==> flow/config.mk <==
export PLATFORM = sky130hd
export DESIGN_NAME = uart_top
export DESIGN_NICKNAME = uart_top
export VERILOG_FILES = /design/flow/design.v
export SDC_FILE = /design/flow/constraint.sdc
export NUM_CORES = 4
export LEC_CHECK = 0
export CAP_MARGIN = 20
export CELL_PAD_IN_SITES_GLOBAL_PLACEMENT = 3
export CORE_ASPECT_RATIO = 1.7
export CORE_MARGIN = 9
export CORE_UTILIZATION = 48
export CTS_CLUSTER_DIAMETER = 375
export CTS_CLUSTER_SIZE = 100
export SETUP_SLACK_MARGIN = -0.83
export SLEW_MARGIN = 20
==> flow/constraint.sdc <==
create_clock -name core_clock -period 10.0 [get_ports {clk}]
set_input_delay 2.0000 -clock core_clock [delete_from_list [all_inputs] [get_ports {clk}]]
set_output_delay 2.0000 -clock core_clock [all_outputs]
set_load 0.01 [all_outputs]
==> flow/design.v <==
`timescale 1ns / 1ps
module uart_rx(
               input               clk          ,		 
               input               rst_n        ,	
               input               din          ,
               output  reg [7:0]    dout         ,		
               output  reg         dout_vld     
               );
parameter    	   BPS	  =	217;	 
reg   [14:0]        cnt0         ;
wire                add_cnt0     ;
wire                end_cnt0     ;
reg   [ 3:0]        cnt1         ;
wire                add_cnt1     ;
wire                end_cnt1     ;
reg                 rx0          ;	
reg                 rx1          ;	
reg                 rx2          ;	
wire                rx_en        ;
reg                 flag_add     ;
always @ (posedge clk or negedge rst_n) begin
	if(!rst_n) begin
		rx0 <= 1'b1;
        rx1 <= 1'b1;
        rx2 <= 1'b1;
	end
	else begin
		rx0 <= din;
        rx1 <= rx0;
        rx2 <= rx1;
	end
end
assign rx_en = rx2 & ~rx1;	
always @(posedge clk or negedge rst_n)begin
    if(!rst_n)begin
        cnt0 <= 0;
    end
    else if(add_cnt0)begin
        if(end_cnt0)
            cnt0 <= 0;
        else
            cnt0 <= cnt0 + 1;
    end
end
assign add_cnt0 = flag_add;
assign end_cnt0 = add_cnt0 && cnt0==BPS-1 ;
always @(posedge clk or negedge rst_n)begin 
    if(!rst_n)begin
        cnt1 <= 0;
    end
    else if(add_cnt1)begin
        if(end_cnt1)
            cnt1 <= 0;
        else
            cnt1 <= cnt1 + 1;
    end
end
assign add_cnt1 = end_cnt0;
assign end_cnt1 = add_cnt1 && cnt1==9-1 ;  
always @ (posedge clk or negedge rst_n)begin
	if(!rst_n) begin
		flag_add <= 1'b0;
	end
	else if(rx_en) begin		
		flag_add <= 1'b1;	
	end
    else if(end_cnt1) begin		
		flag_add <= 1'b0;	
	end
end
always @ (posedge clk or negedge rst_n)begin
	if(!rst_n) begin
		dout <= 8'd0;
	end
	else if(add_cnt0 && cnt0==BPS/2-1 && cnt1!=0) begin		 
	    dout[cnt1-1]<= rx2 ;
	end
end
always @ (posedge clk or negedge rst_n)begin
	if(!rst_n) begin
		dout_vld <= 1'b0;
	end
    else if(end_cnt1) begin		
		dout_vld <= 1'b1;	
	end
	else begin	
        dout_vld <= 1'b0;			
	end
end
endmodule
`timescale 1ns / 1ps
module uart_tx(
                 input             clk    ,			
                 input             rst_n  ,		
                 input [7:0]       din    ,
                 input             din_vld,	  
                 output reg        rdy    ,   
                 output reg        dout   
             );
parameter         BPS    = 217;
reg   [7:0]       tx_data_tmp;	
reg               flag_add   ;
reg   [14:0]      cnt0       ;
wire              add_cnt0   ;
wire              end_cnt0   ;
reg   [ 3:0]      cnt1       ;
wire              add_cnt1   ;
wire              end_cnt1   ;
wire  [ 9:0]      data       ;
always  @(posedge clk or negedge rst_n)begin
    if(rst_n==1'b0)begin
        flag_add <= 0;
    end
    else if(flag_add==0 && din_vld)begin
        flag_add <= 1;
    end
    else if(end_cnt1)begin
        flag_add <= 0;
    end
end
always @(posedge clk or negedge rst_n)begin
    if(!rst_n)begin
        cnt0 <= 0;
    end
    else if(add_cnt0)begin
        if(end_cnt0)
            cnt0 <= 0;
        else
            cnt0 <= cnt0 + 1;
    end
end
assign add_cnt0 = flag_add;
assign end_cnt0 = add_cnt0 && cnt0==BPS-1 ;
always @(posedge clk or negedge rst_n)begin 
    if(!rst_n)begin
        cnt1 <= 0;
    end
    else if(add_cnt1)begin
        if(end_cnt1)
            cnt1 <= 0;
        else
            cnt1 <= cnt1 + 1;
    end
end
assign add_cnt1 = end_cnt0;
assign end_cnt1 = add_cnt1 && cnt1==10-1 ;
always @ (posedge clk or negedge rst_n) begin
	if(!rst_n) begin
		tx_data_tmp <=8'd0;
	end
	else if(flag_add==1'b0 && din_vld) begin	
		tx_data_tmp <= din;	
	end
end
always @ (posedge clk or negedge rst_n) begin
	if(!rst_n) begin
		dout <= 1'b1;
	end
	else if(add_cnt0 && cnt0==1-1)begin
        dout<= data[cnt1];
    end 
end
assign  data = {1'b1,tx_data_tmp,1'b0};  
always  @(*)begin
    if(din_vld || flag_add)
        rdy = 1'b0;
    else
        rdy = 1'b1;
end
endmodule
module  uart_top(
								input  clk,
								input  rst_n,
								input  din,
								input sw8,
								output  reg  [23:0] pic_out,
								output  reg [16:0] addr,
								output  reg wr_ram,
								output  tx,
								output  reg pic_done,    
								output  reg  pic_download,    
								output  reg [7:0] rgb_led
								);
	wire   dout_vld;
	wire  [7:0] dout;
	reg [3:0] code_p;
	reg  [4:0]  cnt;
	reg  [3:0]  state;
	wire  [3:0]  code;
	wire [7:0]  temp;
	reg [23:0] pic_reg;
	parameter  monitor=0;   
	parameter  second=1 ;
	parameter  third=2 ;
	parameter   fouth=3;
	parameter   fiveth=4;
	parameter   sixth=5;
	parameter   send=6;
	parameter   stop=7;
	assign temp=(dout>8'd57)?(dout-8'd87):(dout-8'd48);
	assign code=temp[3:0];
	always  @ (posedge clk or negedge rst_n)
	    begin
			if  (!rst_n)
			   begin
			      state<=monitor;
				  wr_ram<=1;
				  pic_out<=0;
				  addr<=0;
				  pic_done<=0;
				  end
			else
	case (state)
	monitor:	begin
				   if (dout_vld)
						begin
						    wr_ram<=1;	
							pic_reg[23:20]<=code;
							state<=second;
							code_p<=code;
						end
				 else
				          state<=monitor;
					end
	second:	begin
					if (dout_vld)
							begin
								pic_reg[19:16]<=code;
								state<=third;
								rgb_led<={code_p,code};
							end
					else
							state<=second;
					end
		third:		begin
					if (dout_vld)
						begin
							pic_reg[15:12]<=code;
							state<=fouth;
							code_p<=code;
						end
					else
						state<=third;
					end
		fouth:		begin
					if (dout_vld)
						begin
							pic_reg[11:8]<=code;
							state<=fiveth;
							rgb_led<={code_p,code};
						end
					else
						state<=fouth;
					end
		fiveth:		begin
					if (dout_vld)
						begin
							pic_reg[7:4]<=code;
							state<=sixth;
							code_p<=code;
						end
					else
						state<=fiveth;
					end
        sixth:		begin
					if (dout_vld)
						begin
							pic_reg[3:0]<=code;
							state<=send;
							rgb_led<={code_p,code};
						end
					else
						state<=sixth;
					end
		send: 	 begin
						wr_ram<=0;
						pic_out<=pic_reg;
						if (addr<479)
							begin
								addr<=addr+1;								
								pic_done<=0;
								state<=monitor;
							end
			         else if (addr==479)
					        begin								 
							     addr<=0;		
								 pic_done<=1;
								 state<=stop;								
							end	 
						end
		stop:  begin
					if  (sw8==1)
					    state<=monitor;
					else
						begin
						state<=stop;
						end
				  end
		     endcase
		end
		always  @ (posedge  clk or negedge rst_n)
		    begin
				if (!rst_n)
					cnt<=0;
				else if (state==send)
				    cnt<=cnt+1;
			    else 
					cnt<=cnt;
			end
		always  @ (posedge  clk or negedge rst_n)
			begin
				if (!rst_n)
					pic_download<=1;
		   else if (cnt>=15)
					pic_download<=0;
			else
					pic_download<=1;
			end
		uart_rx #(.BPS(16)) uart_rx(
								.clk(clk),
								.rst_n(rst_n),
								.din(din),
								.dout(dout),
								.dout_vld(dout_vld)
								);
	   uart_tx #(.BPS(16)) uart_tx(
                              .clk(clk)    ,			
                              .rst_n(rst_n)  ,		
							  .din_vld(dout_vld)    ,
							  .din(dout),
							  .dout(tx),
							  .rdy()
							); 
		endmodule 
==> flow/run.sh <==
#!/bin/bash
# the make line also repeats each setting of config.mk as NAME=value (left out here)
make -C /OpenROAD-flow-scripts/flow DESIGN_CONFIG=/design/flow/config.mk WORK_HOME=/design/flow/orfs CLKGATE_MAP_FILE= finish
==> impl_metrics.yaml, run 1 <==
# implementation run metrics
outcome:
  status: "finished clean"
yosys:
  yosysTopAreaCellShare_pct: 41.7
  ys_ff: 154
  synthFlopType: "dfrtp_1"
  syn_avg_cell_area_um2: 12.6
  yosys-stat-area_um2: 6660
  area_leaders: "dfrtp_1, edfxtp_1, mux2_2"
  synth_warnings: 3
  simple_gate_area_share_pct: 13.6
  common_cells: "dfrtp_1, mux2_2, nand2_1, edfxtp_1, nor2_1"
  yosys.cell_types.count: 56
  most_common_cell: "dfrtp_1"
  netlist_instances: 528
  netlist_logic_family_top: "simple AND/OR/NAND/NOR gates"
  adder_share_pct: 4.14
  xor_share_pct: 4.98
  compound_area_share_pct: 5.24
  syn_area_um2: 6660
  synth_nets: 554
  yosys.area.top_type: "dfrtp_1"
  async_reset_ff_share_pct: 76.6
  ys_seq_share_pct: 60.7
  synth-edff-count: 36
  ys_cells: 528
  mux_share_pct: 8.70
pwr:
  switching_share_pct: 28.6
  p_leak_nw: 3.59
  comb_power_mw: 0.262
  p_clk_mw: 0.675
  combPwrFrac_pct: 16.1
  powerSeq_mw: 0.689
  internal-power_mw: 1.16
  ir_worst_vdd_mv: 0.110
  power.density_nw_per_um2: 204
  top_power_group: "registers"
  clock_power_share_pct: 41.5
  switchingPower_mw: 0.465
  seq_power_share_pct: 42.4
final_timing:
  rsz0062_at_grt: "false"
  clock_skew_ns: 0.0102
  max-slew-margin-rel_pct: 32.9
  hold_violations: 0
  setup_violations: 0
  worst_slack_ns: 6.39
  slew_violations: 0
  min_period_over_period_pct: 36.1
  max_freq_mhz: 277
  tns_ns: 0
  tightest_slew_ns: 0.995
  min_period_ns: 3.61
setup_path:
  cp_top_family: "simple AND/OR/NAND/NOR gates"
  cp_cell_sequence: "inv_1 > ha_1 > xor2_2 > or3_1 > ha_1 > or4b_4 > nor4_4 > nand3_2 > nor4_1 > mux2_1"
  reg2reg_depth: 10
  crit_end: "uart_rx.dout[7]"
  start_kind: "register"
  r2r-start: "uart_rx.cnt1[0]"
  max_stage_delay_ns: 0.55
  worstPathMaxFanout: 11
  worstSetupPathType: "register to register"
  cp_common_cell: "ha_1"
  crit_start: "uart_rx.cnt1[0]"
  crit_cells: 10
  crit_buf_inv: 1
  critical_path_required_ns: 10.30
  endpoint_kind: "register"
  regToRegSetupSlack_ns: 6.39
  crit_slowest_cell: "or4b_4"
  crit_arrival_ns: 3.91
  r2r-end: "uart_rx.dout[7]"
min_path:
  worstHoldEndpoint: "uart_rx.rx1"
  worstHoldStart: "uart_rx.rx0"
  hp-class: "register to register"
  min_path_cells: 0
floorplanning:
  io_pins: 57
  fp-utilization_pct: 49.6
  chip_area_um2: 18600
  die_h_um: 172
  rows: 55
  core_area_um2: 13400
  die_w_um: 108
grt:
  overflow: 0
  track_usage_pct: 15.0
  grt-busiest-layer: "met2"
  met2_usage_pct: 27.4
  grt_max_degree: 72
  grt.met3_usage_pct: 3.75
  grt_pass1_vias: 4377
  grt_pass1_wl_mm: 22.0
  grt_antenna_before_repair: 0
  grt_use_met1_pct: 16.1
job:
  cap_violations: 0
  warning_count: 36
clock_network:
  cts_buffers: 17
  cts_buffer_depth: 2
  cts_tree: "yes"
  clk_pin_slew_worst_paths_ns: 0.07
  clock-sinks: 154
  htree_levels: 4
  cts_hold_buf: 0
  post_cts_buffers: 0
  cts-resized-gates: 0
  clockRootBuffer: "clkbuf_16"
  clk_latency_ns: 0.42
placed_design:
  place_ws_ns: 6.33
  gp_congestion: 0.777
  io_buffers: 56
  hpwl_mm: 9.40
detailed_routing:
  drt-total-wl_mm: 13.0
  diodes: 0
  drt_iter0_drc: 114
  dr.pass1.iters: 4
  num_vias: 4133
  ant_nets: 0
  wl_per_cell_um: 17.0
  drc: 0
  via_per_inst: 5.39
final_layout:
  nNetsFinal: 609
  fill_cells: 1131
  area_delta_synth_final_pct: 19.8
-- metal layers --
metal	share of wire [%]	vias up
met5	0	-
met4	1.3	0
met3	3.7	12
met2	56	69
met1	39	2053
li1	-	1999
-- stage by stage --
step | utilization, % | power [mW] | instances | hold WS, ns | instance area, um2
after floorplan | - | 0.894 | 528 | 0.345 | 6660
after global placement | 54.8 | 0.957 | 735 | 0.349 | 7350
after detailed placement | 54.8 | 0.966 | 735 | 0.348 | 7350
after CTS | 59.4 | 1.65 | 767 | 0.360 | 7970
after global routing | 59.4 | 1.71 | 767 | 0.365 | 7970
final | 59.4 | 1.63 | 767 | 0.357 | 7970
-- area by class of cell --
| cell class | count | area (um2) | area share (%) |
|---|---|---|---|
| multi-input combinational | 331 | 2440 | 30.6 |
| timing repair buffer | 58 | 573 | 7.19 |
| clock inverter | 15 | 196 | 2.46 |
| tap | 171 | 214 | 2.68 |
| sequential | 154 | 4040 | 50.7 |
| clock buffer | 17 | 425 | 5.34 |
| inverter | 21 | 78.8 | 0.989 |
==> inputs of run 2 (changes only) <==
ABC_AREA = 1   (was not set)
CELL_PAD_IN_SITES_GLOBAL_PLACEMENT = not set   (was 3)
CORE_ASPECT_RATIO = not set   (was 1.7)
CORE_MARGIN = 2   (was 9)
CORE_UTILIZATION = 72   (was 48)
CTS_CLUSTER_DIAMETER = not set   (was 375)
SETUP_SLACK_MARGIN = not set   (was -0.83)
TNS_END_PERCENT = 10   (was not set)
clock period = 5.51 ns   (was 10.0 ns; I/O delays follow)
==> run 2 against run 1 <==
- design area increased by 3.6%
- total power grew 85%
- core utilization rose by 27 points
- non-clock buffer count shrank 1
- sequential share of layout area shrank 1.8 points
- sequential power rose by 81%
- register-to-register slack got worse by 3.9 ns
- final cell count grew 24%
- die area decreased by 43%
- setup slack got worse by 3.9 ns
- synthesized cell count up 41%
- fmax is 19% higher
- largest cell class unchanged
- highest routed layer unchanged
==> impl_metrics.yaml, run 2 <==
# implementation run metrics
outcome:
  status: "finished clean"
floorplanning:
  fp-utilization_pct: 73.1
  io_pins: 57
  die_w_um: 103
  chip_area_um2: 10600
  die_h_um: 103
  rows: 36
  core_area_um2: 9590
yosys:
  netlist_logic_family_top: "simple AND/OR/NAND/NOR gates"
  xor_share_pct: 3.00
  common_cells: "nand2_1, dfrtp_1, inv_1, nor2_1, nand3_1"
  adder_share_pct: 3.92
  synth_warnings: 3
  compound_area_share_pct: 5.69
  area_leaders: "dfrtp_1, edfxtp_1, nand2_1"
  yosysTopAreaCellShare_pct: 39.6
  mux_share_pct: 0.321
  ys_cells: 747
  yosys.cell_types.count: 40
  ys_ff: 154
  async_reset_ff_share_pct: 76.6
  ys_seq_share_pct: 57.6
  synthFlopType: "dfrtp_1"
  yosys-stat-area_um2: 7020
  synth-edff-count: 36
  syn_area_um2: 7020
  synth_nets: 773
  most_common_cell: "nand2_1"
  netlist_instances: 747
  simple_gate_area_share_pct: 23.1
  yosys.area.top_type: "dfrtp_1"
  syn_avg_cell_area_um2: 9.39
setup_path:
  regToRegSetupSlack_ns: 2.47
  crit_end: "uart_rx.dout[1]"
  cp_cell_sequence: "inv_2 > ha_1 > inv_1 > nand2_2 > nand3_2 > a21oi_1 > inv_1 > ha_1 > inv_1 > nand2_1 > nor2_1 > nand2_1 > nor2_1 > nand3_1 > nor3_1 > nand2_1 > nand2_1 > nand2_1"
  crit_cells: 18
  cp_top_family: "simple AND/OR/NAND/NOR gates"
  worstPathMaxFanout: 9
  crit_buf_inv: 4
  crit_slowest_cell: "dfrtp_1"
  r2r-start: "uart_rx.cnt1[0]"
  worstSetupPathType: "register to register"
  critical_path_required_ns: 5.93
  max_stage_delay_ns: 0.50
  r2r-end: "uart_rx.dout[1]"
  cp_common_cell: "nand2_1"
  reg2reg_depth: 18
  start_kind: "register"
  endpoint_kind: "register"
  crit_arrival_ns: 3.46
  crit_start: "uart_rx.cnt1[0]"
placed_design:
  gp_congestion: 0.905
  place_ws_ns: 2.47
  io_buffers: 56
  hpwl_mm: 9.45
grt:
  overflow: 0
  track_usage_pct: 31.0
  grt_antenna_before_repair: 0
  grt_max_degree: 68
  grt_pass1_wl_mm: 24.6
  grt_pass1_vias: 5409
pwr:
  combPwrFrac_pct: 20.5
  switchingPower_mw: 0.934
  clock_power_share_pct: 38.1
  power.density_nw_per_um2: 365
  powerSeq_mw: 1.25
  power_mw: 3.01
  top_power_group: "registers"
  seq_power_share_pct: 41.4
  comb_power_mw: 0.618
  p_clk_mw: 1.15
  ir_worst_vdd_mv: 0.299
  switching_share_pct: 31.0
  p_leak_nw: 3.90
  internal-power_mw: 2.08
clock_network:
  cts_buffer_depth: 2
  htree_levels: 4
  clk_pin_slew_worst_paths_ns: 0.06
  clk_latency_ns: 0.53
  post_cts_buffers: 0
  cts_hold_buf: 0
  cts_buffers: 17
  clockRootBuffer: "clkbuf_8"
  cts_tree: "yes"
  cts-resized-gates: 0
  clock-sinks: 154
detailed_routing:
  num_vias: 5296
  drc: 0
  diodes: 0
  wl_per_cell_um: 16.1
  via_per_inst: 5.57
  dr.pass1.iters: 5
  drt-total-wl_mm: 15.3
  ant_nets: 0
  drt_iter0_drc: 468
final_timing:
  max-slew-margin-rel_pct: 31.8
  min_period_over_period_pct: 55.2
  rsz0062_at_grt: "false"
  max_freq_mhz: 329
  worst_slack_ns: 2.47
  tns_ns: 0
  clock_skew_ns: 0.00978
  setup_violations: 0
  tightest_slew_ns: 1.02
  slew_violations: 0
  min_period_ns: 3.04
  hold_violations: 0
final_layout:
  final_util_pct: 86.1
  nNetsFinal: 830
  area_delta_synth_final_pct: 17.7
min_path:
  hp-class: "register to register"
  min_path_cells: 0
  worstHoldStart: "uart_rx.rx0"
  worstHoldEndpoint: "uart_rx.rx1"
job:
  cap_violations: 0
  warning_count: 36
run 2: layout make-up:
class / count / area [um2]
clock buffers: 19 / 443
clock inverters: 13 / 143
fillers: 509 / 1340
inverters: 99 / 372
multi-input cells: 475 / 2530
flip-flops and latches: 154 / 4040
well taps: 133 / 166
repair buffers: 57 / 566
run 2: metal layers:
| layer | routed length [um] | global-route usage [%] | vias up |
|---|---|---|---|
| met5 | 0 | 0 | - |
| met4 | 546 | 18.4 | 0 |
| met3 | 618 | 5.83 | 50 |
| met2 | 8310 | 55.5 | 172 |
| met1 | 5840 | 34.3 | 2564 |
| li1 | - | - | 2510 |
run 2: stage by stage:
stage                     hold WS, ns  instance area [um2]  std cells
after floorplan                 0.345                 7020        747
after global placement          0.347                 7670        918
after detailed placement        0.348                 7670        918
after CTS                       0.362                 8260        950
after global routing            0.366                 8260        950
final                           0.363                 8260        950
==> inputs of run 3 (changes only) <==
ABC_AREA = not set   (was 1)
CAP_MARGIN = 5   (was 20)
CORE_UTILIZATION = 17   (was 72)
CTS_CLUSTER_SIZE = not set   (was 100)
GPL_ROUTABILITY_DRIVEN = 0   (was not set)
GPL_TIMING_DRIVEN = 1   (was not set)
HOLD_SLACK_MARGIN = -0.1   (was not set)
MIN_ROUTING_LAYER = met2   (was not set)
PLACE_DENSITY_LB_ADDON = 0.09   (was not set)
SETUP_SLACK_MARGIN = 1.0   (was not set)
SLEW_MARGIN = 15   (was 20)
TNS_END_PERCENT = not set   (was 10)
clock period = 5.27 ns   (was 5.51 ns; I/O delays follow)
==> run 3 against run 2 <==
- setup slack lost 0.85 ns
- synthesized cell count fell by 29%
- design area grew 1.7%
==> impl_metrics.yaml, run 3 <==
# implementation run metrics
yosys:
  synth_nets: 554
  yosys-stat-area_um2: 6660
  yosys.cell_types.count: 56
  ys_ff: 154
  ys_seq_share_pct: 60.7
  yosys.area.top_type: "dfrtp_1"
  simple_gate_area_share_pct: 13.6
  netlist_logic_family_top: "simple AND/OR/NAND/NOR gates"
  most_common_cell: "dfrtp_1"
  syn_avg_cell_area_um2: 12.6
  ys_cells: 528
  syn_area_um2: 6660
  area_leaders: "dfrtp_1, edfxtp_1, mux2_2"
  yosysTopAreaCellShare_pct: 41.7
  mux_share_pct: 8.70
  common_cells: "dfrtp_1, mux2_2, nand2_1, edfxtp_1, nor2_1"
  xor_share_pct: 4.98
  synth_warnings: 3
  async_reset_ff_share_pct: 76.6
  synth-edff-count: 36
  adder_share_pct: 4.14
  compound_area_share_pct: 5.24
  netlist_instances: 528
  synthFlopType: "dfrtp_1"
pwr:
  switching_share_pct: 30.5
  power.density_nw_per_um2: 369
  powerSeq_mw: 1.31
  clock_power_share_pct: 41.4
  p_clk_mw: 1.29
  p_leak_nw: 3.58
  comb_power_mw: 0.510
  switchingPower_mw: 0.947
  seq_power_share_pct: 42.1
  ir_worst_vdd_mv: 0.186
  top_power_group: "registers"
  combPwrFrac_pct: 16.4
  internal-power_mw: 2.16
floorplanning:
  die_w_um: 202
  core_area_um2: 38600
  die_h_um: 202
  chip_area_um2: 40800
  rows: 72
  fp-utilization_pct: 17.2
  io_pins: 57
grt:
  grt_max_degree: 58
  grt_pass1_vias: 6835
  grt_antenna_before_repair: 0
  grt_use_met1_pct: 0
  grt_pass1_wl_mm: 25.7
  grt.met3_usage_pct: 17.6
  track_usage_pct: 12.3
  grt-busiest-layer: "met3"
  overflow: 0
  met2_usage_pct: 13.8
detailed_routing:
  dr.pass1.iters: 6
  num_vias: 5717
  drt_iter0_drc: 509
  drt-total-wl_mm: 15.7
  via_per_inst: 5.12
  diodes: 0
  drc: 0
  ant_nets: 0
  wl_per_cell_um: 14.0
setup_path:
  crit_slowest_cell: "or4b_4"
  crit_start: "uart_rx.cnt1[0]"
  cp_top_family: "simple AND/OR/NAND/NOR gates"
  start_kind: "register"
  crit_buf_inv: 1
  crit_end: "uart_rx.dout[3]"
  regToRegSetupSlack_ns: 1.62
  crit_cells: 10
  cp_common_cell: "ha_1"
  max_stage_delay_ns: 0.56
  r2r-start: "uart_rx.cnt1[0]"
  worstSetupPathType: "register to register"
  r2r-end: "uart_rx.dout[3]"
  cp_cell_sequence: "inv_1 > ha_1 > xor2_2 > or3_1 > ha_1 > or4b_4 > nor4_4 > nand3_2 > nor4_1 > mux2_1"
  worstPathMaxFanout: 11
  reg2reg_depth: 10
  crit_arrival_ns: 3.97
  endpoint_kind: "register"
  critical_path_required_ns: 5.59
clock_network:
  cts_tree: "yes"
  cts-resized-gates: 0
  cts_buffer_depth: 2
  clk_latency_ns: 0.44
  cts_buffers: 17
  htree_levels: 4
  clk_pin_slew_worst_paths_ns: 0.07
  clockRootBuffer: "clkbuf_16"
  cts_hold_buf: 0
  post_cts_buffers: 0
  clock-sinks: 154
final_timing:
  max-slew-margin-rel_pct: 30.9
  whs_ns: 0.356
  clock_skew_ns: 0.0143
  max_freq_mhz: 274
  rsz0062_at_grt: "false"
  hold_violations: 0
  tns_ns: 0
  min_period_over_period_pct: 69.2
  setup_violations: 0
  tightest_slew_ns: 1.03
  min_period_ns: 3.65
  slew_violations: 0
min_path:
  worstHoldStart: "uart_rx.rx0"
  hp-class: "register to register"
  min_path_cells: 0
  worstHoldEndpoint: "uart_rx.rx1"
placed_design:
  io_buffers: 56
  dpl-instance-area_um2: 7800
  hpwl_mm: 10.6
job:
  cap_violations: 0
  warning_count: 34
final_layout:
  area_delta_synth_final_pct: 26.2
  nNetsFinal: 611
  stdcell_area_um2: 8400
outcome:
  status: "finished clean"
run 3: through the flow:
stage	power [mW]	setup WS [ns]	utilization, %	instances
after global routing	3.30	1.37	21.7	1116
after global placement	1.82	1.68	20.2	1084
after floorplan	1.70	1.91	-	528
after CTS	3.15	1.63	21.7	1116
after detailed placement	1.84	1.63	20.2	1084
final	3.10	1.62	21.7	1116
run 3: layout make-up:
type,count,area (um2)
fillers,4091,30200
flip-flops and latches,154,4040
multi-input cells,331,2440
well taps,518,648
repair buffers,60,588
clock buffers,17,425
clock inverters,15,178
inverters,21,78.8
run 3: metal layers:
| metal | share of wire (%) | vias to the layer above | wire, um |
|---|---|---|---|
| li1 | - | 1981 | - |
| met2 | 56 | 1549 | 8720 |
| met1 | 0 | 2155 | 0 |
| met4 | 2.3 | 0 | 362 |
| met5 | 0 | - | 0 |
| met3 | 42 | 32 | 6570 |
==> inputs of run 4 (changes only) <==
CAP_MARGIN = 20   (was 5)
CELL_PAD_IN_SITES_GLOBAL_PLACEMENT = 1   (was not set)
CORE_ASPECT_RATIO = 0.5   (was not set)
CORE_UTILIZATION = 48   (was 17)
CTS_CLUSTER_DIAMETER = 375   (was not set)
CTS_CLUSTER_SIZE = 100   (was not set)
GPL_ROUTABILITY_DRIVEN = not set   (was 0)
GPL_TIMING_DRIVEN = not set   (was 1)
HOLD_SLACK_MARGIN = -0.07   (was -0.1)
MIN_ROUTING_LAYER = not set   (was met2)
PLACE_DENSITY_LB_ADDON = not set   (was 0.09)
SETUP_SLACK_MARGIN = -0.96   (was 1.0)
SLEW_MARGIN = 20   (was 15)
TNS_END_PERCENT = 5   (was not set)
clock period = 10.0 ns   (was 5.27 ns; I/O delays follow)
==> run 4 against run 3 <==
- critical path depth stayed put
- synthesized cell count unchanged
- setup slack improved by 4.7 ns
- fmax is 0.51% higher
- flip-flop count unchanged
- via count shrank 29%
- non-clock buffer count is 2 lower
- largest cell class unchanged
- highest routed layer unchanged
==> impl_metrics.yaml, run 4 <==
# implementation run metrics
clock_network:
  clock-sinks: 154
  cts_hold_buf: 0
  clk_pin_slew_worst_paths_ns: 0.07
  clk_latency_ns: 0.42
  clockRootBuffer: "clkbuf_16"
  cts-resized-gates: 0
  cts_tree: "yes"
  cts_buffers: 17
  cts_buffer_depth: 2
  post_cts_buffers: 0
  htree_levels: 4
floorplanning:
  io_pins: 57
  chip_area_um2: 14900
  die_h_um: 87.3
  fp-utilization_pct: 49.1
  rows: 30
  die_w_um: 171
  core_area_um2: 13600
placed_design:
  io_buffers: 56
  gp_congestion: 0.800
  hpwl_mm: 8.09
outcome:
  status: "finished clean"
detailed_routing:
  drt-total-wl_mm: 12.0
  drt_iter0_drc: 228
  via_per_inst: 5.12
  dr.pass1.iters: 4
  drc: 0
  ant_nets: 0
  diodes: 0
  num_vias: 4036
  wl_per_cell_um: 15.2
setup_path:
  cp_common_cell: "ha_1"
  max_stage_delay_ns: 0.55
  crit_buf_inv: 1
  r2r-end: "uart_rx.dout[7]"
  critical_path_required_ns: 10.30
  worstSetupPathType: "register to register"
  cp_top_family: "simple AND/OR/NAND/NOR gates"
  worstPathMaxFanout: 11
  crit_slowest_cell: "or4b_4"
  start_kind: "register"
  crit_end: "uart_rx.dout[7]"
  r2r-start: "uart_rx.cnt1[0]"
  endpoint_kind: "register"
  crit_cells: 10
  reg2reg_depth: 10
  cp_cell_sequence: "inv_1 > ha_1 > xor2_2 > or3_1 > ha_1 > or4b_4 > nor4_4 > nand3_2 > nor4_1 > mux2_1"
  crit_start: "uart_rx.cnt1[0]"
  crit_arrival_ns: 3.93
  regToRegSetupSlack_ns: 6.37
job:
  cap_violations: 0
  warning_count: 36
yosys:
  netlist_logic_family_top: "simple AND/OR/NAND/NOR gates"
  ys_seq_share_pct: 60.7
  adder_share_pct: 4.14
  yosys.area.top_type: "dfrtp_1"
  simple_gate_area_share_pct: 13.6
  netlist_instances: 528
  ys_cells: 528
  ys_ff: 154
  synth_nets: 554
  syn_avg_cell_area_um2: 12.6
  async_reset_ff_share_pct: 76.6
  synth-edff-count: 36
  most_common_cell: "dfrtp_1"
  yosysTopAreaCellShare_pct: 41.7
  synth_warnings: 3
  common_cells: "dfrtp_1, mux2_2, nand2_1, edfxtp_1, nor2_1"
  xor_share_pct: 4.98
  area_leaders: "dfrtp_1, edfxtp_1, mux2_2"
  synthFlopType: "dfrtp_1"
  syn_area_um2: 6660
  mux_share_pct: 8.70
  compound_area_share_pct: 5.24
  yosys-stat-area_um2: 6660
  yosys.cell_types.count: 56
pwr:
  seq_power_share_pct: 43.9
  powerSeq_mw: 0.688
  switchingPower_mw: 0.476
  internal-power_mw: 1.09
  power_mw: 1.57
  ir_worst_vdd_mv: 0.0982
  p_leak_nw: 3.56
  switching_share_pct: 30.4
  comb_power_mw: 0.256
  power.density_nw_per_um2: 197
  combPwrFrac_pct: 16.3
  p_clk_mw: 0.623
  top_power_group: "registers"
  clock_power_share_pct: 39.7
final_timing:
  tns_ns: 0
  min_period_ns: 3.63
  tightest_slew_ns: 0.871
  setup_violations: 0
  rsz0062_at_grt: "false"
  max-slew-margin-rel_pct: 41.3
  max_freq_mhz: 275
  hold_violations: 0
  clock_skew_ns: 0.0149
  min_period_over_period_pct: 36.3
  slew_violations: 0
min_path:
  hp-class: "register to register"
  worstHoldStart: "uart_rx.rx1"
  min_path_cells: 0
  worstHoldEndpoint: "uart_rx.rx2"
grt:
  grt_max_degree: 72
  grt_antenna_before_repair: 0
  overflow: 0
  grt_pass1_vias: 3860
  track_usage_pct: 17.7
  grt_pass1_wl_mm: 20.1
final_layout:
  nNetsFinal: 609
  fill_cells: 1123
  area_delta_synth_final_pct: 19.5
## run 4: per-stage QoR
step           setup slack [ns]  instances  cell area, um2  util (%)  hold slack [ns]
5_1_grt                    6.20        788            7960      58.7            0.373
2_1_floorplan              6.64        528            6660         -            0.345
3_5_place_dp               6.33        756            7380      54.4            0.356
3_3_place_gp               6.38        756            7380      54.4            0.348
6_report                   6.37        788            7960      58.7            0.365
4_1_cts                    6.39        788            7960      58.7            0.365
## run 4: area by class of cell
type / instances / area [um2] / area share, %
well taps: 192 / 240 / 3.02
inverters: 21 / 78.8 / 0.991
multi-input cells: 331 / 2440 / 30.7
repair buffers: 58 / 573 / 7.20
clock inverters: 15 / 154 / 1.93
flip-flops and latches: 154 / 4040 / 50.8
clock buffers: 17 / 425 / 5.35
## run 4: per-layer routing
metal	routed length, um	track usage (%)	share of wire [%]
met1	6490	26.5	54
met2	4920	24.7	41
met3	421	4.77	3.5
met4	119	6.14	1.0
met5	0	0	0
==> inputs of run 5 (changes only) <==
CELL_PAD_IN_SITES_GLOBAL_PLACEMENT = not set   (was 1)
CORE_ASPECT_RATIO = not set   (was 0.5)
CORE_UTILIZATION = 9   (was 48)
CTS_CLUSTER_DIAMETER = not set   (was 375)
CTS_CLUSTER_SIZE = not set   (was 100)
HOLD_SLACK_MARGIN = not set   (was -0.07)
SETUP_SLACK_MARGIN = not set   (was -0.96)
TNS_END_PERCENT = not set   (was 5)
clock period = 14.4 ns   (was 10.0 ns; I/O delays follow)
==> run 5 against run 4 <==
- design area is 13% higher
- combinational power fell by about 30%
- register-to-register slack better by 4.4 ns
- still clean on timing, DRC and antenna
- synthesized cell count unchanged
- total power shrank 28%
- worst hold slack worse by 0.0083 ns
- core utilization is 46 points lower
- first-iteration DRC count rose by 37%
- count of clock-buffer cells in the layout increased by 1
==> impl_metrics.yaml, run 5 <==
# implementation run metrics
outcome:
  status: "finished clean"
final_timing:
  tightest_slew_ns: 0.909
  min_period_over_period_pct: 30.4
  hold_violations: 0
  whs_ns: 0.356
  tns_ns: 0
  min_period_ns: 4.38
  slew_violations: 0
  clock_skew_ns: 0.0106
  rsz0062_at_grt: "false"
  max_freq_mhz: 228
  setup_violations: 0
  max-slew-margin-rel_pct: 39.4
yosys:
  ys_ff: 154
  synthFlopType: "dfrtp_1"
  async_reset_ff_share_pct: 76.6
  mux_share_pct: 8.70
  ys_cells: 528
  synth-edff-count: 36
  netlist_logic_family_top: "simple AND/OR/NAND/NOR gates"
  yosysTopAreaCellShare_pct: 41.7
  common_cells: "dfrtp_1, mux2_2, nand2_1, edfxtp_1, nor2_1"
  compound_area_share_pct: 5.24
  ys_seq_share_pct: 60.7
  netlist_instances: 528
  yosys.area.top_type: "dfrtp_1"
  adder_share_pct: 4.14
  most_common_cell: "dfrtp_1"
  xor_share_pct: 4.98
  simple_gate_area_share_pct: 13.6
  synth_nets: 554
  area_leaders: "dfrtp_1, edfxtp_1, mux2_2"
  yosys-stat-area_um2: 6660
  syn_area_um2: 6660
  yosys.cell_types.count: 56
  synth_warnings: 3
  syn_avg_cell_area_um2: 12.6
placed_design:
  dpl-instance-area_um2: 8340
  io_buffers: 56
  gp_congestion: 0.754
  dp.cells: 1523
  hpwl_mm: 10.7
setup_path:
  critical_path_required_ns: 11.52
  r2r-start: "uart_rx.cnt1[0]"
  crit_arrival_ns: 1.50
  crit_slowest_cell: "clkdlybuf4s50_1"
  worstPathMaxFanout: 2
  crit_start: "wr_ram"
  cp_top_family: "buffers and inverters"
  reg2reg_depth: 10
  crit_cells: 1
  cp_cell_sequence: "clkdlybuf4s50_1"
  worstSetupPathType: "register to output pin"
  start_kind: "register"
  regToRegSetupSlack_ns: 10.76
  crit_end: "wr_ram"
  r2r-end: "uart_rx.dout[3]"
  crit_buf_inv: 1
  endpoint_kind: "output pin"
  max_stage_delay_ns: 0.55
clock_network:
  post_cts_buffers: 0
  cts_buffers: 17
  clock-sinks: 154
  cts-resized-gates: 0
  cts_hold_buf: 0
  htree_levels: 4
  cts_tree: "yes"
  clk_pin_slew_worst_paths_ns: 0.07
  cts_buffer_depth: 2
  clk_latency_ns: 0.42
  clockRootBuffer: "clkbuf_16"
grt:
  grt_max_degree: 74
  track_usage_pct: 4.03
  grt_antenna_before_repair: 1
  grt_pass1_vias: 4411
  overflow: 0
  grt_pass1_wl_mm: 24.0
final_layout:
  area_delta_synth_final_pct: 34.7
  stdcell_area_um2: 8970
  nNetsFinal: 609
  finalNonFillerCells: 1555
  fill_cells: 8262
pwr:
  comb_power_mw: 0.179
  clock_power_share_pct: 42.0
  p_leak_nw: 3.59
  p_clk_mw: 0.476
  switchingPower_mw: 0.325
  ir_worst_vdd_mv: 0.0902
  powerSeq_mw: 0.479
  switching_share_pct: 28.7
  seq_power_share_pct: 42.2
  power.density_nw_per_um2: 127
  combPwrFrac_pct: 15.8
  internal-power_mw: 0.809
  top_power_group: "registers"
detailed_routing:
  dr.pass1.iters: 15
  drc: 0
  diodes: 0
  num_vias: 4226
  drt-total-wl_mm: 14.8
  ant_nets: 0
  drt_iter0_drc: 312
  via_per_inst: 2.72
  wl_per_cell_um: 9.51
floorplanning:
  fp-utilization_pct: 9.11
  die_h_um: 276
  io_pins: 57
  die_w_um: 276
  rows: 99
  chip_area_um2: 76200
  core_area_um2: 73100
min_path:
  worstHoldStart: "uart_rx.rx0"
  min_path_cells: 0
  worstHoldEndpoint: "uart_rx.rx1"
  hp-class: "register to register"
job:
  cap_violations: 0
  warning_count: 34
-- run 5: layout make-up --
cell class	count	area, um2	share of cell area, %
inverters	21	78.8	0.879
repair buffers	58	573	6.39
multi-input cells	331	2440	27.2
clock inverters	14	199	2.22
well taps	959	1200	13.4
clock buffers	18	430	4.80
flip-flops and latches	154	4040	45.1
-- run 5: metrics by stage --
step / util (%) / setup slack (ns) / power, mW
after detailed placement: 11.4 / 9.62 / 0.666
after global placement: 11.4 / 9.72 / 0.650
final: 12.3 / 10.02 / 1.13
after floorplan: - / 10.51 / 0.621
after global routing: 12.3 / 9.91 / 1.19
after CTS: 12.3 / 9.98 / 1.15
-- run 5: routing by layer --
layer	up-vias	part of all wire, %	track usage [%]
li1	1995	-	-
met1	2134	43	4.73
met2	86	51	6.97
met3	11	4.4	1.29
met4	0	0.88	1.26
met5	-	0	0
==> inputs of run 6 (changes only) <==
CAP_MARGIN = 30   (was 20)
CORE_UTILIZATION = 71   (was 9)
CTS_CLUSTER_DIAMETER = 222   (was not set)
GPL_ROUTABILITY_DRIVEN = 1   (was not set)
GPL_TIMING_DRIVEN = 1   (was not set)
clock period = 3.25 ns   (was 14.4 ns; I/O delays follow)
==> run 6 against run 5 <==
- the layout now fails its checks (negative setup slack)
- worst hold slack gained 0.0012 ns
- first-iteration DRC count shrank 7.4%
- setup slack lost 10 ns
- combinational power grew to 9.1 times the previous value
- count of clock-buffer cells in the layout shrank 1
- highest routed layer unchanged
==> impl_metrics.yaml, run 6 <==
# implementation run metrics
pwr:
  clock_power_share_pct: 34.3
  comb_power_mw: 1.63
  ir_worst_vdd_mv: 0.878
  p_clk_mw: 1.95
  power.density_nw_per_um2: 686
  powerSeq_mw: 2.11
  switchingPower_mw: 1.84
  power_mw: 5.69
  internal-power_mw: 3.85
  p_leak_nw: 3.72
  switching_share_pct: 32.3
  combPwrFrac_pct: 28.7
  seq_power_share_pct: 37.1
  top_power_group: "registers"
min_path:
  worstHoldStart: "uart_rx.rx0"
  worstHoldEndpoint: "uart_rx.rx1"
  hp-class: "register to register"
  min_path_cells: 0
setup_path:
  regToRegSetupSlack_ns: -0.19
  r2r-end: "uart_rx.dout[2]"
  reg2reg_depth: 12
  cp_top_family: "simple AND/OR/NAND/NOR gates"
  r2r-start: "uart_rx.cnt1[0]"
  crit_end: "uart_rx.dout[2]"
  worstSetupPathType: "register to register"
  crit_buf_inv: 3
  endpoint_kind: "register"
  crit_start: "uart_rx.cnt1[0]"
  worstPathMaxFanout: 5
  cp_cell_sequence: "clkinvlp_4 > buf_12 > ha_4 > nand2_4 > or3_4 > ha_4 > or4b_4 > nor4_4 > nand3_2 > buf_6 > nor4_4 > mux2_4"
  crit_slowest_cell: "or4b_4"
  max_stage_delay_ns: 0.55
  critical_path_required_ns: 3.67
  crit_cells: 12
  start_kind: "register"
  crit_arrival_ns: 3.86
floorplanning:
  die_h_um: 101
  chip_area_um2: 10200
  die_w_um: 101
  rows: 35
  core_area_um2: 9150
  fp-utilization_pct: 72.7
  io_pins: 57
placed_design:
  gp_congestion: 0.855
  place_ws_ns: -0.121
  hpwl_mm: 8.99
  io_buffers: 56
yosys:
  area_leaders: "dfrtp_1, edfxtp_1, mux2_2"
  most_common_cell: "dfrtp_1"
  yosys-stat-area_um2: 6660
  synth_nets: 554
  async_reset_ff_share_pct: 76.6
  synthFlopType: "dfrtp_1"
  adder_share_pct: 4.14
  mux_share_pct: 8.70
  yosysTopAreaCellShare_pct: 41.7
  synth-edff-count: 36
  ys_seq_share_pct: 60.7
  syn_area_um2: 6660
  ys_cells: 528
  netlist_instances: 528
  simple_gate_area_share_pct: 13.6
  yosys.area.top_type: "dfrtp_1"
  ys_ff: 154
  compound_area_share_pct: 5.24
  netlist_logic_family_top: "simple AND/OR/NAND/NOR gates"
  yosys.cell_types.count: 56
  common_cells: "dfrtp_1, mux2_2, nand2_1, edfxtp_1, nor2_1"
  synth_warnings: 3
  syn_avg_cell_area_um2: 12.6
  xor_share_pct: 4.98
detailed_routing:
  diodes: 0
  via_per_inst: 6.48
  ant_nets: 0
  dr.pass1.iters: 5
  drt_iter0_drc: 289
  num_vias: 4729
  drt-total-wl_mm: 16.5
  wl_per_cell_um: 22.6
  drc: 0
final_timing:
  max_freq_mhz: 290
  min_period_ns: 3.44
  clock_skew_ns: 0.00789
  max-slew-margin-rel_pct: 44.4
  slew_violations: 0
  min_period_over_period_pct: 106
  rsz0062_at_grt: "true"
  setup_violations: 8
  worst_slack_ns: -0.194
  tightest_slew_ns: 0.828
  whs_ns: 0.357
  hold_violations: 0
  tns_ns: -1.13
job:
  cap_violations: 0
  warning_count: 39
grt:
  grt-busiest-layer: "met2"
  overflow: 0
  grt_pass1_wl_mm: 25.5
  grt.met3_usage_pct: 7.56
  track_usage_pct: 33.7
  grt_antenna_before_repair: 0
  met2_usage_pct: 55.0
  grt_use_met1_pct: 41.2
  grt_max_degree: 78
  grt_pass1_vias: 4902
clock_network:
  htree_levels: 4
  cts_buffers: 17
  cts_buffer_depth: 2
  clk_latency_ns: 0.54
  clockRootBuffer: "clkbuf_8"
  cts_tree: "yes"
  clk_pin_slew_worst_paths_ns: 0.07
  clock-sinks: 154
final_layout:
  fill_cells: 359
  nNetsFinal: 632
  comb_area_um2: 2680
  flop_area_um2: 4040
  area_delta_synth_final_pct: 24.8
  final_util_pct: 90.7
outcome:
  status: "failed layout checks"
  failed_checks: "negative setup slack"
## run 6: layer usage
layer | vias up | share of wire, %
li1 | 2054 | -
met1 | 2325 | 37
met2 | 277 | 52
met3 | 73 | 6.3
met4 | 0 | 4.6
met5 | - | 0
## run 6: cell type report
type | instances | share of cell area, %
well taps | 111 | 1.67
flip-flops and latches | 154 | 48.7
multi-input cells | 331 | 32.2
inverters | 21 | 0.994
clock inverters | 15 | 1.97
clock buffers | 17 | 4.99
repair buffers | 81 | 9.49
## run 6: through the flow
| stage | cell area (um2) | std cells |
|---|---|---|
| after detailed placement | 7410 | 685 |
| final | 8310 | 730 |
| after global placement | 7410 | 685 |
| after global routing | 8310 | 730 |
| after CTS | 8190 | 727 |
| after floorplan | 6720 | 528 |
## run 6: what timing repair did
item,CTS,global route
pin swaps,9,3
endpoints found under the setup margin,7,8
gates resized,17,12
setup buffers,9,2
hold buffers,1,0
hold endpoints to repair,11,0
==> inputs of run 7 (changes only) <==
CAP_MARGIN = 20   (was 30)
CELL_PAD_IN_SITES_DETAIL_PLACEMENT = 1   (was not set)
CELL_PAD_IN_SITES_GLOBAL_PLACEMENT = 1   (was not set)
CORE_ASPECT_RATIO = 1.5   (was not set)
CORE_MARGIN = 3   (was 2)
CORE_UTILIZATION = 43   (was 71)
CTS_CLUSTER_DIAMETER = 131   (was 222)
CTS_CLUSTER_SIZE = 60   (was not set)
GPL_ROUTABILITY_DRIVEN = 0   (was 1)
GPL_TIMING_DRIVEN = 0   (was 1)
HOLD_SLACK_MARGIN = 0.06   (was not set)
MAX_ROUTING_LAYER = met4   (was not set)
SETUP_SLACK_MARGIN = 1.72   (was not set)
SLEW_MARGIN = 5   (was 20)
clock period = 10.0 ns   (was 3.25 ns; I/O delays follow)
==> run 7 against run 6 <==
- the run now finishes clean
- die area rose by 68%
- non-clock buffer count fell by 1
- routed wire length fell by 17%
- clock skew rose by 0.0043 ns
- largest power group unchanged
==> impl_metrics.yaml, run 7 <==
# implementation run metrics
outcome:
  status: "finished clean"
yosys:
  synth_warnings: 3
  netlist_logic_family_top: "simple AND/OR/NAND/NOR gates"
  adder_share_pct: 4.14
  area_leaders: "dfrtp_1, edfxtp_1, mux2_2"
  compound_area_share_pct: 5.24
  common_cells: "dfrtp_1, mux2_2, nand2_1, edfxtp_1, nor2_1"
  most_common_cell: "dfrtp_1"
  xor_share_pct: 4.98
  synthFlopType: "dfrtp_1"
  yosys.area.top_type: "dfrtp_1"
  ys_cells: 528
  simple_gate_area_share_pct: 13.6
  synth_nets: 554
  syn_avg_cell_area_um2: 12.6
  ys_ff: 154
  yosys-stat-area_um2: 6660
  netlist_instances: 528
  async_reset_ff_share_pct: 76.6
  syn_area_um2: 6660
  synth-edff-count: 36
  yosys.cell_types.count: 56
  yosysTopAreaCellShare_pct: 41.7
  mux_share_pct: 8.70
  ys_seq_share_pct: 60.7
floorplanning:
  chip_area_um2: 17000
  die_w_um: 108
  rows: 55
  io_pins: 57
  fp-utilization_pct: 44.0
  core_area_um2: 15100
  die_h_um: 158
clock_network:
  clk_pin_slew_worst_paths_ns: 0.07
  post_cts_buffers: 0
  clk_latency_ns: 0.43
  clock-sinks: 154
  cts_buffers: 17
  cts_hold_buf: 0
  clockRootBuffer: "clkbuf_16"
  htree_levels: 4
  cts_tree: "yes"
  cts-resized-gates: 0
  cts_buffer_depth: 2
setup_path:
  crit_buf_inv: 2
  worstSetupPathType: "register to register"
  crit_arrival_ns: 4.10
  start_kind: "register"
  regToRegSetupSlack_ns: 6.21
  crit_end: "uart_rx.dout[7]"
  max_stage_delay_ns: 0.55
  reg2reg_depth: 10
  worstPathMaxFanout: 9
  endpoint_kind: "register"
  cp_top_family: "simple AND/OR/NAND/NOR gates"
  crit_start: "uart_rx.cnt1[0]"
  r2r-start: "uart_rx.cnt1[0]"
  crit_cells: 10
  crit_slowest_cell: "or3b_2"
  cp_common_cell: "ha_1"
  r2r-end: "uart_rx.dout[7]"
  cp_cell_sequence: "buf_2 > inv_1 > ha_1 > or3b_2 > ha_1 > or4b_4 > nor4_4 > nand3_2 > nor4_1 > mux2_1"
  critical_path_required_ns: 10.31
pwr:
  switchingPower_mw: 0.486
  comb_power_mw: 0.281
  power_mw: 1.59
  p_leak_nw: 3.60
  power.density_nw_per_um2: 196
  p_clk_mw: 0.623
  top_power_group: "registers"
  combPwrFrac_pct: 17.7
  switching_share_pct: 30.7
  seq_power_share_pct: 42.9
  powerSeq_mw: 0.681
  internal-power_mw: 1.10
  ir_worst_vdd_mv: 0.105
  clock_power_share_pct: 39.3
final_layout:
  area_delta_synth_final_pct: 21.4
  final_util_pct: 53.4
  nNetsFinal: 631
  finalNonFillerCells: 817
  stdcell_area_um2: 8080
detailed_routing:
  dr_wl_met3_um: 369
  top_layer: "met4"
  drc: 0
  diodes: 0
  num_vias: 4280
  dr.pass1.iters: 4
  drt-total-wl_mm: 13.7
  wl_met1_mm: 5.52
  via_per_inst: 5.24
  drt_iter0_drc: 152
  wl_per_cell_um: 16.8
  wl_met2_mm: 7.58
  ant_nets: 0
placed_design:
  hpwl_mm: 9.75
  dpl-instance-area_um2: 7490
  dp.cells: 784
  io_buffers: 56
  place_ws_ns: 6.05
grt:
  grt_pass1_wl_mm: 23.0
  grt_max_degree: 81
  grt_antenna_before_repair: 0
  overflow: 0
  track_usage_pct: 17.7
  grt_pass1_vias: 4539
final_timing:
  min_period_over_period_pct: 37.9
  hold_violations: 0
  rsz0062_at_grt: "false"
  clock_skew_ns: 0.0122
  tns_ns: 0
  max_freq_mhz: 264
  tightest_slew_ns: 0.874
  min_period_ns: 3.79
  max-slew-margin-rel_pct: 41.3
  setup_violations: 0
  slew_violations: 0
  worst_slack_ns: 6.21
  whs_ns: 0.357
job:
  cap_violations: 0
  warning_count: 35
min_path:
  hp-class: "register to register"
  min_path_cells: 0
  worstHoldStart: "uart_rx.rx0"
  worstHoldEndpoint: "uart_rx.rx1"
## run 7: layer usage
| layer | track usage [%] | vias up |
|---|---|---|
| li1 | - | 2046 |
| met1 | 19.6 | 2163 |
| met2 | 31.3 | 55 |
| met3 | 3.49 | 16 |
| met4 | 6.80 | 0 |
| met5 | - | - |
## run 7: final cells by class
type	count	area [um2]
flip-flops and latches	154	4040
inverters	21	78.8
clock buffers	17	425
repair buffers	58	594
plain buffers	22	92.6
multi-input cells	331	2440
clock inverters	15	155
well taps	199	249
fillers	1582	7060
==> inputs of run 8 (changes only) <==
ABC_AREA = 1   (was not set)
CAP_MARGIN = 0   (was 20)
CELL_PAD_IN_SITES_DETAIL_PLACEMENT = not set   (was 1)
CELL_PAD_IN_SITES_GLOBAL_PLACEMENT = not set   (was 1)
CORE_ASPECT_RATIO = not set   (was 1.5)
CORE_MARGIN = 2   (was 3)
CORE_UTILIZATION = 72   (was 43)
CTS_CLUSTER_DIAMETER = 52   (was 131)
CTS_CLUSTER_SIZE = 72   (was 60)
GPL_ROUTABILITY_DRIVEN = 1   (was 0)
GPL_TIMING_DRIVEN = 1   (was 0)
HOLD_SLACK_MARGIN = not set   (was 0.06)
MAX_ROUTING_LAYER = not set   (was met4)
PLACE_DENSITY = 0.61   (was not set)
SETUP_SLACK_MARGIN = -0.22   (was 1.72)
SLEW_MARGIN = 20   (was 5)
clock period = 2.26 ns   (was 10.0 ns; I/O delays follow)
==> run 8 against run 7 <==
- the layout now fails its checks (negative setup slack)
- core utilization grew 37 points
- critical path depth grew 7
- global-route usage grew 12 points
- largest power group unchanged
- register-to-register slack lost 6.7 ns
- count of clock-buffer cells in the layout is the same
- design area grew 7.4%
- die area shrank 38%
- routed wire length grew 25%
- combinational power grew to 8.9 times the previous value
- fmax grew 39%
==> impl_metrics.yaml, run 8 <==
# implementation run metrics
yosys:
  yosys.cell_types.count: 40
  ys_seq_share_pct: 57.6
  synth_nets: 773
  compound_area_share_pct: 5.69
  yosys.area.top_type: "dfrtp_1"
  ys_ff: 154
  common_cells: "nand2_1, dfrtp_1, inv_1, nor2_1, nand3_1"
  synth-edff-count: 36
  simple_gate_area_share_pct: 23.1
  async_reset_ff_share_pct: 76.6
  yosysTopAreaCellShare_pct: 39.6
  xor_share_pct: 3.00
  syn_area_um2: 7020
  yosys-stat-area_um2: 7020
  syn_avg_cell_area_um2: 9.39
  adder_share_pct: 3.92
  mux_share_pct: 0.321
  synth_warnings: 3
  most_common_cell: "nand2_1"
  ys_cells: 747
  synthFlopType: "dfrtp_1"
  area_leaders: "dfrtp_1, edfxtp_1, nand2_1"
  netlist_logic_family_top: "simple AND/OR/NAND/NOR gates"
  netlist_instances: 747
pwr:
  switching_share_pct: 34.7
  p_leak_nw: 4.05
  ir_worst_vdd_mv: 0.979
  powerSeq_mw: 3.03
  internal-power_mw: 5.28
  combPwrFrac_pct: 30.9
  power.density_nw_per_um2: 932
  switchingPower_mw: 2.81
  clock_power_share_pct: 31.6
  p_clk_mw: 2.56
  top_power_group: "registers"
  comb_power_mw: 2.50
  seq_power_share_pct: 37.5
final_timing:
  min_period_ns: 2.73
  max_freq_mhz: 366
  slew_violations: 0
  worst_slack_ns: -0.472
  max-slew-margin-rel_pct: 21.9
  rsz0062_at_grt: "true"
  clock_skew_ns: 0.00726
  setup_violations: 16
  min_period_over_period_pct: 121
  hold_violations: 0
  tightest_slew_ns: 1.16
  tns_ns: -4.13
floorplanning:
  rows: 36
  core_area_um2: 9590
  fp-utilization_pct: 73.1
  die_w_um: 103
  die_h_um: 103
  chip_area_um2: 10600
  io_pins: 57
setup_path:
  endpoint_kind: "register"
  cp_common_cell: "nand2_1"
  r2r-end: "uart_rx.dout[1]"
  crit_arrival_ns: 3.14
  worstSetupPathType: "register to register"
  crit_buf_inv: 4
  regToRegSetupSlack_ns: -0.47
  cp_cell_sequence: "inv_2 > buf_4 > ha_2 > nand3_4 > a21oi_4 > inv_2 > ha_4 > inv_1 > nand2_1 > nor2_2 > nand2_1 > nor2_2 > nand3_4 > nor3_4 > nand2_1 > nand2_1 > nand2_1"
  crit_cells: 17
  cp_top_family: "simple AND/OR/NAND/NOR gates"
  max_stage_delay_ns: 0.39
  critical_path_required_ns: 2.67
  r2r-start: "uart_rx.cnt1[1]"
  worstPathMaxFanout: 4
  crit_end: "uart_rx.dout[1]"
  crit_slowest_cell: "dfrtp_1"
  crit_start: "uart_rx.cnt1[1]"
  start_kind: "register"
  reg2reg_depth: 17
grt:
  grt_pass1_vias: 5275
  track_usage_pct: 29.8
  grt_pass1_wl_mm: 24.1
  grt_antenna_before_repair: 0
  overflow: 0
  grt_max_degree: 64
detailed_routing:
  dr.pass1.iters: 6
  drc: 0
  drt-total-wl_mm: 17.2
  via_per_inst: 5.92
  wl_per_cell_um: 17.6
  drt_iter0_drc: 518
  ant_nets: 0
  num_vias: 5794
  diodes: 0
placed_design:
  dp.cells: 942
  hpwl_mm: 9.54
  gp_congestion: 0.947
  io_buffers: 56
  place_ws_ns: -0.284
clock_network:
  clk_latency_ns: 0.53
  clock-sinks: 154
  cts_hold_buf: 0
  clockRootBuffer: "clkbuf_8"
  cts_tree: "yes"
  cts_buffer_depth: 2
  clk_pin_slew_worst_paths_ns: 0.07
  cts_buffers: 17
  htree_levels: 4
final_layout:
  finalNonFillerCells: 979
  nNetsFinal: 859
  area_delta_synth_final_pct: 23.7
  final_util_pct: 90.5
min_path:
  hp-class: "primary input to asynchronous set/reset pin"
outcome:
  status: "failed layout checks"
  failed_checks: "negative setup slack"
job:
  warning_count: 38
  cap_violations: 0
==> run 8: final cells by class <==
type / instances / area (um2)
sequential: 154 / 4040
multi-input combinational: 475 / 2780
fill: 392 / 912
timing repair buffer: 86 / 791
clock buffer: 17 / 414
inverter: 99 / 374
tap: 133 / 166
clock inverter: 15 / 118
==> run 8: timing repair <==
item | 4_1_cts | 5_1_grt
pin swaps | 3 | 16
setup buffers | 0 | 5
cloned | 0 | 0
resized | 11 | 40
endpoints found under the setup margin | 5 | 8
==> run 8: routing by layer <==
layer,vias up,wire [um],global-route usage (%)
met3,89,1160,5.56
met4,0,856,13.9
li1,2575,-,-
met2,351,8870,51.2
met1,2779,6310,36.8
met5,-,0,0
==> run 8: per-stage QoR <==
stage	hold WS, ns	power, mW	area, um2
global placement	0.347	4.67	7870
global route	0.178	8.39	8680
finish	0.104	8.09	8680
CTS	0.116	7.45	8460
floorplan	0.156	4.25	7030
detailed placement	0.347	4.77	7870
==> inputs of run 9 (changes only) <==
ABC_AREA = 0   (was 1)
CAP_MARGIN = 25   (was 0)
CELL_PAD_IN_SITES_DETAIL_PLACEMENT = 2   (was not set)
CORE_UTILIZATION = 38   (was 72)
CTS_CLUSTER_DIAMETER = 267   (was 52)
CTS_CLUSTER_SIZE = not set   (was 72)
GPL_ROUTABILITY_DRIVEN = not set   (was 1)
GPL_TIMING_DRIVEN = not set   (was 1)
HOLD_SLACK_MARGIN = -0.05   (was not set)
MAX_ROUTING_LAYER = met5   (was not set)
PLACE_DENSITY = not set   (was 0.61)
PLACE_DENSITY_LB_ADDON = 0.16   (was not set)
SETUP_SLACK_MARGIN = not set   (was -0.22)
clock period = 2.23 ns   (was 2.26 ns; I/O delays follow)
==> run 9 against run 8 <==
- the layout still fails its checks (negative setup slack)
- final cell count fell by 13%
- clock power rose by 18%
- setup slack got worse by 0.62 ns
- worst hold slack improved by 0.26 ns
- fmax down 18%
- synthesized area fell by 5.1%
- core utilization decreased by 40 points
- sequential share of layout area increased by 0.14 points
==> impl_metrics.yaml, run 9 <==
# implementation run metrics
setup_path:
  crit_slowest_cell: "or4b_4"
  cp_cell_sequence: "buf_4 > nor2_1 > xor2_1 > o31ai_2 > nand2_1 > ha_1 > or4b_4 > nor4_4 > buf_4 > nand3_4 > nor4_4 > mux2_4"
  crit_end: "uart_rx.dout[5]"
  max_stage_delay_ns: 0.55
  crit_cells: 12
  crit_arrival_ns: 3.64
  worstSetupPathType: "register to register"
  crit_buf_inv: 2
  regToRegSetupSlack_ns: -1.10
  cp_top_family: "simple AND/OR/NAND/NOR gates"
  start_kind: "register"
  crit_start: "uart_rx.cnt1[0]"
  worstPathMaxFanout: 10
  r2r-start: "uart_rx.cnt1[0]"
  critical_path_required_ns: 2.55
  reg2reg_depth: 12
  r2r-end: "uart_rx.dout[5]"
  endpoint_kind: "register"
min_path:
  worstHoldStart: "uart_rx.rx0"
  hp-class: "register to register"
  min_path_cells: 0
  worstHoldEndpoint: "uart_rx.rx1"
yosys:
  ys_seq_share_pct: 60.7
  yosysTopAreaCellShare_pct: 41.7
  async_reset_ff_share_pct: 76.6
  synth-edff-count: 36
  synth_nets: 554
  compound_area_share_pct: 5.24
  synthFlopType: "dfrtp_1"
  synth_warnings: 3
  yosys-stat-area_um2: 6660
  netlist_logic_family_top: "simple AND/OR/NAND/NOR gates"
  most_common_cell: "dfrtp_1"
  netlist_instances: 528
  syn_area_um2: 6660
  area_leaders: "dfrtp_1, edfxtp_1, mux2_2"
  adder_share_pct: 4.14
  simple_gate_area_share_pct: 13.6
  ys_cells: 528
  xor_share_pct: 4.98
  syn_avg_cell_area_um2: 12.6
  common_cells: "dfrtp_1, mux2_2, nand2_1, edfxtp_1, nor2_1"
  mux_share_pct: 8.70
  yosys.area.top_type: "dfrtp_1"
  yosys.cell_types.count: 56
  ys_ff: 154
final_layout:
  nNetsFinal: 642
  finalNonFillerCells: 854
  final_util_pct: 50.2
  area_delta_synth_final_pct: 30.0
pwr:
  top_power_group: "registers"
  powerSeq_mw: 3.06
  comb_power_mw: 2.44
  p_clk_mw: 3.01
  seq_power_share_pct: 35.9
  p_leak_nw: 3.83
  combPwrFrac_pct: 28.7
  internal-power_mw: 5.68
  switching_share_pct: 33.3
  switchingPower_mw: 2.83
  power.density_nw_per_um2: 984
  clock_power_share_pct: 35.4
  ir_worst_vdd_mv: 0.767
  power_mw: 8.51
clock_network:
  clk_pin_slew_worst_paths_ns: 0.07
  cts_buffer_depth: 2
  clock-sinks: 154
  cts_tree: "yes"
  cts_buffers: 17
  htree_levels: 4
  clockRootBuffer: "clkbuf_16"
  clk_latency_ns: 0.43
detailed_routing:
  diodes: 0
  drt-total-wl_mm: 19.1
  top_layer: "met4"
  wl_met1_mm: 7.74
  wl_met2_mm: 10.5
  drc: 0
  num_vias: 4578
  wl_per_cell_um: 22.4
  drt_iter0_drc: 194
  ant_nets: 0
  dr.pass1.iters: 4
  via_per_inst: 5.36
  dr_wl_met3_um: 492
final_timing:
  worst_slack_ns: -1.10
  clock_skew_ns: 0.00952
  min_period_over_period_pct: 149
  rsz0062_at_grt: "true"
  max-slew-margin-rel_pct: 36.6
  max_freq_mhz: 301
  setup_violations: 8
  min_period_ns: 3.33
  slew_violations: 0
  tightest_slew_ns: 0.944
  hold_violations: 0
  whs_ns: 0.360
outcome:
  failed_checks: "negative setup slack"
  status: "failed layout checks"
placed_design:
  dp.cells: 815
  hpwl_mm: 11.5
  gp_congestion: 0.841
  io_buffers: 56
grt:
  grt_antenna_before_repair: 0
  grt_pass1_vias: 5278
  grt_max_degree: 90
  track_usage_pct: 22.0
  overflow: 0
  grt_pass1_wl_mm: 30.5
floorplanning:
  die_w_um: 136
  chip_area_um2: 18600
  io_pins: 57
  core_area_um2: 17200
  die_h_um: 136
  fp-utilization_pct: 38.6
  rows: 48
job:
  warning_count: 37
  cap_violations: 0
## run 9: area by class of cell
type	count	area, um2
flip-flops and latches	154	4040
multi-input cells	331	2790
clock inverters	15	184
fillers	1628	8580
well taps	225	282
clock buffers	17	425
repair buffers	91	843
inverters	21	82.6
## run 9: through the flow
stage	TNS [ns]	instance area [um2]	worst slack [ns]
3_3_place_gp	-7.72	7700	-1.04
2_1_floorplan	-7.91	6740	-1.08
5_1_grt	-9.35	8650	-1.21
4_1_cts	-8.10	8560	-1.06
3_5_place_dp	-9.39	7700	-1.26
6_report	-8.32	8650	-1.10
## run 9: repair_timing
| action | 4_1_cts | 5_1_grt |
|---|---|---|
| hold buffers | 1 | 0 |
| endpoints found under the setup margin | 33 | 25 |
| resized | 31 | 13 |
| pin swaps | 7 | 4 |
| buffers inserted | 6 | 0 |
| hold endpoints to repair | 11 | 0 |
## run 9: layer usage
metal  vias to the layer above  global-route usage [%]
met3                        32                    4.29
met1                      2410                    25.3
li1                       2059                       -
met5                         -                       0
met4                         0                    6.71
met2                        77                    41.0
Power is estimated from default activity; no workload was simulated.
